==> 04-06 <==
==> flow/design.v (excerpt) <==
module MOTOR_TOP#(   
    parameter C_AXI_ID_WIDTH       = 4,         
    parameter C_AXI_ADDR_WIDTH     = 16,        
    parameter C_AXI_DATA_WIDTH     = 64,        
    parameter C_AXI_NBURST_SUPPORT = 1'b0,      
    parameter C_AXI_BURST_TYPE     = 2'b00,     
    parameter WATCH_DOG_WIDTH      = 12,         
    parameter C_ADDR_SUMOFFSET     =   32'h0000_1000,
    parameter C_ADDR_MOTOR2ETH     =   32'h0000_0000,       
    parameter C_ADDR_ETH2MOTOR     =   32'hE000_0000    
)(    
    input                               sys_clk,
    input                               sys_rst,
   	output                            	saxi_wready,  
   	input [C_AXI_ID_WIDTH-1:0]        	saxi_wid,     
   	input [C_AXI_ADDR_WIDTH-1:0]      	saxi_waddr,   
   	input [7:0]                       	saxi_wlen,    
   	input [2:0]                       	saxi_wsize,   
   	input [1:0]                       	saxi_wburst,  
   	input [1:0]                       	saxi_wlock,   
  ...
Settings: LEC_CHECK=0, ABC_AREA=1, CAP_MARGIN=0, CORE_ASPECT_RATIO=0.92, CORE_MARGIN=2, CORE_UTILIZATION=72, CTS_CLUSTER_DIAMETER=42, CTS_CLUSTER_SIZE=16, GPL_ROUTABILITY_DRIVEN=1, HOLD_SLACK_MARGIN=-0.09, MIN_ROUTING_LAYER=met1, PLACE_DENSITY=0.36, SETUP_SLACK_MARGIN=0.65, SLEW_MARGIN=25, TNS_END_PERCENT=5; clock period 4.82 ns.
run.sh (not shown) runs the stock make flow with config.mk's settings and CLKGATE_MAP_FILE=.
==> 12-13 (differences from 04-06) <==
==> flow/config.mk (replaced) <==
export PLATFORM = sky130hd
export DESIGN_NAME = MOTOR_TOP
export DESIGN_NICKNAME = MOTOR_TOP
export VERILOG_FILES = /design/flow/design.v
export SDC_FILE = /design/flow/constraint.sdc
export NUM_CORES = 4
export LEC_CHECK = 0
export CAP_MARGIN = 20
export CORE_MARGIN = 2
export CORE_UTILIZATION = 72
export CTS_CLUSTER_SIZE = 99
export SLEW_MARGIN = 20
==> flow/constraint.sdc (replaced) <==
create_clock -name core_clock -period 13.4 [get_ports {sys_clk}]
set_input_delay 2.6800 -clock core_clock [delete_from_list [all_inputs] [get_ports {sys_clk}]]
set_output_delay 2.6800 -clock core_clock [all_outputs]
set_load 0.01 [all_outputs]
==> 04-18 (differences from 04-06) <==
==> flow/config.mk (replaced) <==
export PLATFORM = sky130hd
export DESIGN_NAME = MOTOR_TOP
export DESIGN_NICKNAME = MOTOR_TOP
export VERILOG_FILES = /design/flow/design.v
export SDC_FILE = /design/flow/constraint.sdc
export NUM_CORES = 4
export LEC_CHECK = 0
export CAP_MARGIN = 20
export CORE_MARGIN = 2
export CORE_UTILIZATION = 54
export SLEW_MARGIN = 20
==> flow/constraint.sdc (replaced) <==
create_clock -name core_clock -period 9.95 [get_ports {sys_clk}]
set_input_delay 1.9900 -clock core_clock [delete_from_list [all_inputs] [get_ports {sys_clk}]]
set_output_delay 1.9900 -clock core_clock [all_outputs]
set_load 0.01 [all_outputs]
==> Slide: Implementation Results <==
Key Metrics from the Run

Cells and area
  • # clk buffers: 47
  • Final #Nets: 2602

Routing
  • Met2 WL: 22300 µm
  • Wire length on met3: 3900 µm
  • Routed length on met1: 18800 µm

STA
  • RSZ-0062 raised after global routing: no
  • Hold WS: 0.442 ns

Logic synthesis
  • Most frequent cell after synthesis: dfxtp_1

Setup path
  • Arr. time, crit path: 8.33 ns
  • Crit Path Max Fanout: 4

GRT
  • Global Route met1 Usage: 43.2%

Status
  • Status: timing/DRC/antenna clean

Pwr
  • Total power per unit cell area: 106 nW/µm²
  • P_clk: 1050 µW
  • Combinational Power: 87.4 µW

Place
  • Post-DP Area: 19200 µm²

Clock tree
  • Post-cts sizing count: 0
Source of the figures above: 12-13

==> Slide: Implementation Results <==
Key Metrics from the Run

Setup path
  • Arr. time, crit path: 3.52 ns

Cells and area
  • Final #Nets: 3171

Logic synthesis
  • Most frequent cell after synthesis: nand2_1

Pwr
  • Total power per unit cell area: 308 nW/µm²
  • Combinational Power: 843 µW

Status
  • Status: timing/DRC/antenna clean

Clock tree
  • Post-cts sizing count: 9

Routing
  • Met2 WL: 26800 µm
  • Routed length on met1: 21300 µm

GRT
  • Global Route met1 Usage: 47.8%

STA
  • Hold WS: 0.418 ns
Source of the figures above: 04-06

==> Slide: Implementation Results <==
Key Metrics from the Run

Setup path
  • Max stage delay cell, worst path: clkdlybuf4s50_1
  • Crit Path Max Fanout: 4
  • Arr. time, crit path: 6.59 ns

Pwr
  • Seq group: 1400 µW
  • Combinational Power: 118 µW
  • P_clk: 1460 µW
  • Total power per unit cell area: 144 nW/µm²

Clock tree
  • Post-cts sizing count: 0

Cells and area
  • Final #Nets: 2602
  • # clk buffers: 56

Routing
  • Routed length on met1: 21200 µm
  • DRC viols: 0
  • Wire length on met3: 2980 µm
  • Met2 WL: 21900 µm

Logic synthesis
  • Yosys chip area: 18300 µm²
  • Most frequent cell after synthesis: dfxtp_1
  • Simple-gate area share of the yosys netlist: 20.5%

STA
  • RSZ-0062 raised after global routing: no

Status
  • Status: timing/DRC/antenna clean
Source of the figures above: 04-18


==> trial 62: inputs <==
MOTOR_TOP again, from the RTL that the note above started with.
clock: 13.6 ns
lec_check: 0
cap_margin: 20
cell_pad_in_sites_detail_placement: 1
cell_pad_in_sites_global_placement: 0
core_margin: 2
core_utilization: 15
gpl_timing_driven: 0
max_routing_layer: met5
setup_slack_margin: 1.8
slew_margin: 35
tns_end_percent: 90
==> trial 5 (differences from trial 62) <==
- CELL_PAD_IN_SITES_GLOBAL_PLACEMENT: 0 -> default
- CORE_ASPECT_RATIO: default -> 1.7
- CORE_UTILIZATION: 15 -> 36
- GPL_TIMING_DRIVEN: 0 -> default
- MAX_ROUTING_LAYER: met5 -> default
- MIN_ROUTING_LAYER: default -> met2
- PLACE_DENSITY_LB_ADDON: default -> 0.12
- SETUP_SLACK_MARGIN: 1.8 -> 1.18
- SLEW_MARGIN: 35 -> 20
- TNS_END_PERCENT: 90 -> default
==> flow/constraint.sdc (replaced) <==
create_clock -name core_clock -period 12.5 [get_ports {sys_clk}]
set_input_delay 2.5000 -clock core_clock [delete_from_list [all_inputs] [get_ports {sys_clk}]]
set_output_delay 2.5000 -clock core_clock [all_outputs]
set_load 0.01 [all_outputs]
==> notes <==
- Between trial 5 and trial 62, the lower final cell count is in trial 5 (gap 30%, measured against trial 62).
- Against trial 5, the sequential power of trial 62 is smaller by about 8%.
- In critical path depth, trial 62 and trial 5 do not differ.
- Of trial 5 and trial 62, trial 62 has the higher design area (gap 12%, measured against trial 62).
- Against trial 5, the clock skew of trial 62 is lower by 2.1 ps.
- Between trial 5 and trial 62, the lower core utilization is in trial 62 (gap 22 points).
- Between trial 62 and trial 5, the lower total power is in trial 62 (gap 5.9%, measured against trial 5).

==> inputs of run a <==
Starting RTL as in the previous note.
Settings: LEC_CHECK=0, CAP_MARGIN=20, CORE_MARGIN=2, CORE_UTILIZATION=72, CTS_CLUSTER_DIAMETER=217, CTS_CLUSTER_SIZE=14, PLACE_DENSITY_LB_ADDON=0.25, SETUP_SLACK_MARGIN=0.69, SLEW_MARGIN=20; clock period 4.82 ns.
==> inputs of run b, as changes to run a <==
Settings changed: CORE_ASPECT_RATIO from default to 0.88, CTS_CLUSTER_DIAMETER 217 to 29, CTS_CLUSTER_SIZE 14 to 95, PLACE_DENSITY_LB_ADDON 0.25 to 0.3, SETUP_SLACK_MARGIN 0.69 to 0.73, TNS_END_PERCENT from default to 5.
==> flow/constraint.sdc (replaced) <==
create_clock -name core_clock -period 5.04 [get_ports {sys_clk}]
set_input_delay 1.0080 -clock core_clock [delete_from_list [all_inputs] [get_ports {sys_clk}]]
set_output_delay 1.0080 -clock core_clock [all_outputs]
set_load 0.01 [all_outputs]
==> inputs of run c, as changes to run a <==
Settings changed: ABC_AREA from default to 1, CORE_UTILIZATION 72 to 70, CTS_CLUSTER_DIAMETER 217 to 399, CTS_CLUSTER_SIZE 14 to default, GPL_TIMING_DRIVEN from default to 0, PLACE_DENSITY_LB_ADDON 0.25 to 0.15, SETUP_SLACK_MARGIN 0.69 to default.
==> flow/constraint.sdc (replaced) <==
create_clock -name core_clock -period 12.3 [get_ports {sys_clk}]
set_input_delay 2.4600 -clock core_clock [delete_from_list [all_inputs] [get_ports {sys_clk}]]
set_output_delay 2.4600 -clock core_clock [all_outputs]
set_load 0.01 [all_outputs]
==> inputs of run d, as changes to run a <==
Settings changed: ABC_AREA from default to 1, CAP_MARGIN 20 to 0, CORE_ASPECT_RATIO from default to 0.92, CTS_CLUSTER_DIAMETER 217 to 42, CTS_CLUSTER_SIZE 14 to 16, GPL_ROUTABILITY_DRIVEN from default to 1, MIN_ROUTING_LAYER from default to met1, PLACE_DENSITY from default to 0.82, PLACE_DENSITY_LB_ADDON 0.25 to default, SETUP_SLACK_MARGIN 0.69 to 0.65, SLEW_MARGIN 20 to 25, TNS_END_PERCENT from default to 5.
==> impl_metrics.ini <==
; yosys + openroad results
[status]
status = finished clean

[power_and_ir_drop]
pwr-share-seq_pct = 38.3
power_density_mw_per_mm2 = 334

[critical_path]
cp_cell_sequence = inv_4, ha_2, fa_1, inv_2, fa_1, fa_1, fa_2, ha_4, fa_2, a211oi_4, o21ai_2, a21oi_1, o21ai_0, a21oi_1, o21ai_0
arrival_ns = 5.42

[synthesis]
ys_cells = 2147

[floorplan]
initial_utilization_pct = 73.6

[final_layout]
flop_area_mm2 = 0.00696

[detailed_routing]
met1Wirelength_um = 19800
(the above is from run b)
==> impl_metrics.ini <==
; yosys + openroad results
[critical_path]
cp_cell_sequence = and2_4, buf_6

[final_layout]
num-nonclk-inverters = 88
flop_area_mm2 = 0.00696

[detailed_routing]
met1Wirelength_um = 18700

[synthesis]
ys_cells = 2147

[status]
status = finished clean

[floorplan]
initial_utilization_pct = 73.1

[power_and_ir_drop]
pwr-share-seq_pct = 55.3
power_density_mw_per_mm2 = 250

[hold_path]
hold_end = inst_DEJITTER.signal_hold[8]
(the above is from run a)
==> impl_metrics.ini <==
; yosys + openroad results
[critical_path]
cp_cell_sequence = nand2_2, inv_2, buf_6
worst_setup_path_end_kind = output port
arrival_ns = 3.52
slowest_delay_ns = 0.32

[floorplan]
initial_utilization_pct = 73.8

[power_and_ir_drop]
pwr-share-seq_pct = 44.3
power_density_mw_per_mm2 = 308

[detailed_routing]
met1Wirelength_um = 21300
ant_nets = 0

[status]
status = finished clean

[synthesis]
syn_avg_cell_area_um2 = 7.26

[final_layout]
flop_area_mm2 = 0.00695
(the above is from run d)
==> impl_metrics.ini <==
; yosys + openroad results
[status]
status = finished clean

[floorplan]
initial_utilization_pct = 70.8

[detailed_routing]
met1Wirelength_um = 22800

[critical_path]
cp_cell_sequence = clkdlybuf4s50_1, inv_1, clkbuf_1, buf_1, o41ai_1
arrival_ns = 4.58

[power_and_ir_drop]
power_density_mw_per_mm2 = 115

[final_layout]
flop_area_mm2 = 0.00695
(the above is from run c)

==> xenon <==
MOTOR_TOP again, from the RTL that the note above started with.
clock: 9.95 ns
lec_check: 0
abc_area: 1
cap_margin: 20
cell_pad_in_sites_detail_placement: 2
core_margin: 2
core_utilization: 40
gpl_routability_driven: 0
min_routing_layer: met1
setup_slack_margin: -0.96
slew_margin: 20
==> umber: changes against xenon <==
==> flow/config.mk (replaced) <==
export PLATFORM = sky130hd
export DESIGN_NAME = MOTOR_TOP
export DESIGN_NICKNAME = MOTOR_TOP
export VERILOG_FILES = /design/flow/design.v
export SDC_FILE = /design/flow/constraint.sdc
export NUM_CORES = 4
export LEC_CHECK = 0
export ABC_AREA = 1
export CAP_MARGIN = 20
export CORE_ASPECT_RATIO = 1.45
export CORE_MARGIN = 2
export CORE_UTILIZATION = 70
export CTS_CLUSTER_DIAMETER = 42
export CTS_CLUSTER_SIZE = 16
export GPL_ROUTABILITY_DRIVEN = 1
export MIN_ROUTING_LAYER = met1
export PLACE_DENSITY_LB_ADDON = 0.27
export SETUP_SLACK_MARGIN = 0.65
export SLEW_MARGIN = 20
==> flow/constraint.sdc (replaced) <==
create_clock -name core_clock -period 4.82 [get_ports {sys_clk}]
set_input_delay 0.9640 -clock core_clock [delete_from_list [all_inputs] [get_ports {sys_clk}]]
set_output_delay 0.9640 -clock core_clock [all_outputs]
set_load 0.01 [all_outputs]
==> fjord: changes against xenon <==
--- a/flow/config.mk
+++ b/flow/config.mk
@@ -5,12 +5,16 @@
 export SDC_FILE = /design/flow/constraint.sdc
 export NUM_CORES = 4
 export LEC_CHECK = 0
-export ABC_AREA = 1
+export ABC_AREA = 0
 export CAP_MARGIN = 20
 export CELL_PAD_IN_SITES_DETAIL_PLACEMENT = 2
+export CELL_PAD_IN_SITES_GLOBAL_PLACEMENT = 2
+export CORE_ASPECT_RATIO = 1.06
 export CORE_MARGIN = 2
 export CORE_UTILIZATION = 40
+export CTS_CLUSTER_DIAMETER = 293
 export GPL_ROUTABILITY_DRIVEN = 0
 export MIN_ROUTING_LAYER = met1
+export PLACE_DENSITY = 0.36
 export SETUP_SLACK_MARGIN = -0.96
-export SLEW_MARGIN = 20
+export SLEW_MARGIN = 5
==> run summary <==
The flow run is done. Number of diodes added for antenna fixing landed at 3. STA lists the maximum fanout along the critical path as 4. Core outline area landed at 45,140 um2. Critical path data required time landed at 7.96 ns. Number of nets in the final layout landed at roughly 2,600. Depth of the worst register-to-register path landed at 5. ~1,600 cells are multi-input combinational gates. The run finished with no timing, DRC or antenna violations. Number of detailed-routing iterations run before antenna repair landed at 5. Combinational cell fraction of total power landed at 4.0%. Entering global routing, the biggest net connects a little under 70 pins. Per-instance average area after synthesis landed at about 8.5 um2.

Average wire per standard cell landed at approximately 21 um.
# the run above: fjord

==> run summary <==
The flow run is done. Number of nets in the final layout landed at 3,183. TritonRoute output was used to compute an average wire per cell of about 17 um. Leakage power of the design landed at slightly above 9 nW.

Entering global routing, the biggest net connects 99 pins. Critical path data required time landed at 3.86 ns. The iteration count recorded for the first detailed-route pass is 6.

The run finished with no timing, DRC or antenna violations. Multi-input gate count landed at roughly 1,900. Top fanout value on the critical path landed at 2.

Total of hold buffers inserted after clock tree synthesis landed at 0. Depth of the worst register-to-register path landed at 11. In this run, the combinational gates consume between 10% and 20% of the power. In this run the standard cell core region covers around 27,000 um2. Per-instance average area after synthesis landed at 7.264 um2. In the routed netlist, the antenna diode instances number 1.
# the run above: umber

==> run summary <==
The flow run is done. Dividing the synthesized area by the synthesized cell count gives a little over 7 um2. Depth of the worst register-to-register path landed at 9. At the worst endpoint, the required time is around 8.0 ns. Core outline area landed at 48,650 um2. For this sky-water flow run, the detailed-routed wirelength per cell is reported as a little under 30 um. Top fanout value on the critical path landed at 2. Number of detailed-routing iterations run before antenna repair landed at 6.

The final antenna diode tally reported by the flow is 5. The flow ran to the end and the layout has no timing, DRC or antenna violations. Combinational logic burns 13.8% of the power.
# the run above: xenon


==> exp/quartz: inputs <==
MOTOR_TOP again, from the RTL that the note above started with.
make LEC_CHECK=0 CAP_MARGIN=20 CORE_ASPECT_RATIO=1.74 CORE_MARGIN=4 CORE_UTILIZATION=56 CTS_CLUSTER_SIZE=16 GPL_ROUTABILITY_DRIVEN=1 HOLD_SLACK_MARGIN=-0.06 MIN_ROUTING_LAYER=met1 PLACE_DENSITY_LB_ADDON=0.27 SETUP_SLACK_MARGIN=0.65 SLEW_MARGIN=20 finish   # period 7.2 ns
==> exp/tundra: changes against exp/quartz <==
- ABC_AREA: default -> 1
- CORE_ASPECT_RATIO: 1.74 -> 1.16
- CORE_MARGIN: 4 -> 2
- CORE_UTILIZATION: 56 -> 71
- HOLD_SLACK_MARGIN: -0.06 -> default
==> flow/constraint.sdc (replaced) <==
create_clock -name core_clock -period 4.91 [get_ports {sys_clk}]
set_input_delay 0.9820 -clock core_clock [delete_from_list [all_inputs] [get_ports {sys_clk}]]
set_output_delay 0.9820 -clock core_clock [all_outputs]
set_load 0.01 [all_outputs]
==> exp/onyx: changes against exp/quartz <==
- CORE_ASPECT_RATIO: 1.74 -> 1.45
- CORE_MARGIN: 4 -> 2
- CORE_UTILIZATION: 56 -> 33
- HOLD_SLACK_MARGIN: -0.06 -> default
==> exp/ember: changes against exp/quartz <==
- ABC_AREA: default -> 1
- CAP_MARGIN: 20 -> 15
- CELL_PAD_IN_SITES_GLOBAL_PLACEMENT: default -> 2
- CORE_ASPECT_RATIO: 1.74 -> 0.97
- CORE_MARGIN: 4 -> 9
- CTS_CLUSTER_SIZE: 16 -> 91
- MAX_ROUTING_LAYER: default -> met5
- MIN_ROUTING_LAYER: met1 -> met2
- PLACE_DENSITY: default -> 0.58
- PLACE_DENSITY_LB_ADDON: 0.27 -> default
- SETUP_SLACK_MARGIN: 0.65 -> 1.8
- SLEW_MARGIN: 20 -> 0
==> summary of the runs <==
- The highest cell area belongs to exp/tundra, the lowest to exp/quartz.
- Global-route usage, highest first: exp/tundra, exp/quartz, exp/onyx.
- Cell count: exp/tundra > exp/onyx > exp/quartz.
- Total power, highest first: exp/tundra, exp/onyx, exp/quartz.
- exp/tundra produced a clean layout. exp/quartz completed without violations. exp/ember ended with an error in 3_1_place_gp_skip_io (GPL-0301). exp/onyx finished with timing, DRC and antenna clean.
- The lowest sequential share of layout area belongs to exp/tundra, the highest to exp/quartz.
Power is estimated from default activity; no workload was simulated.
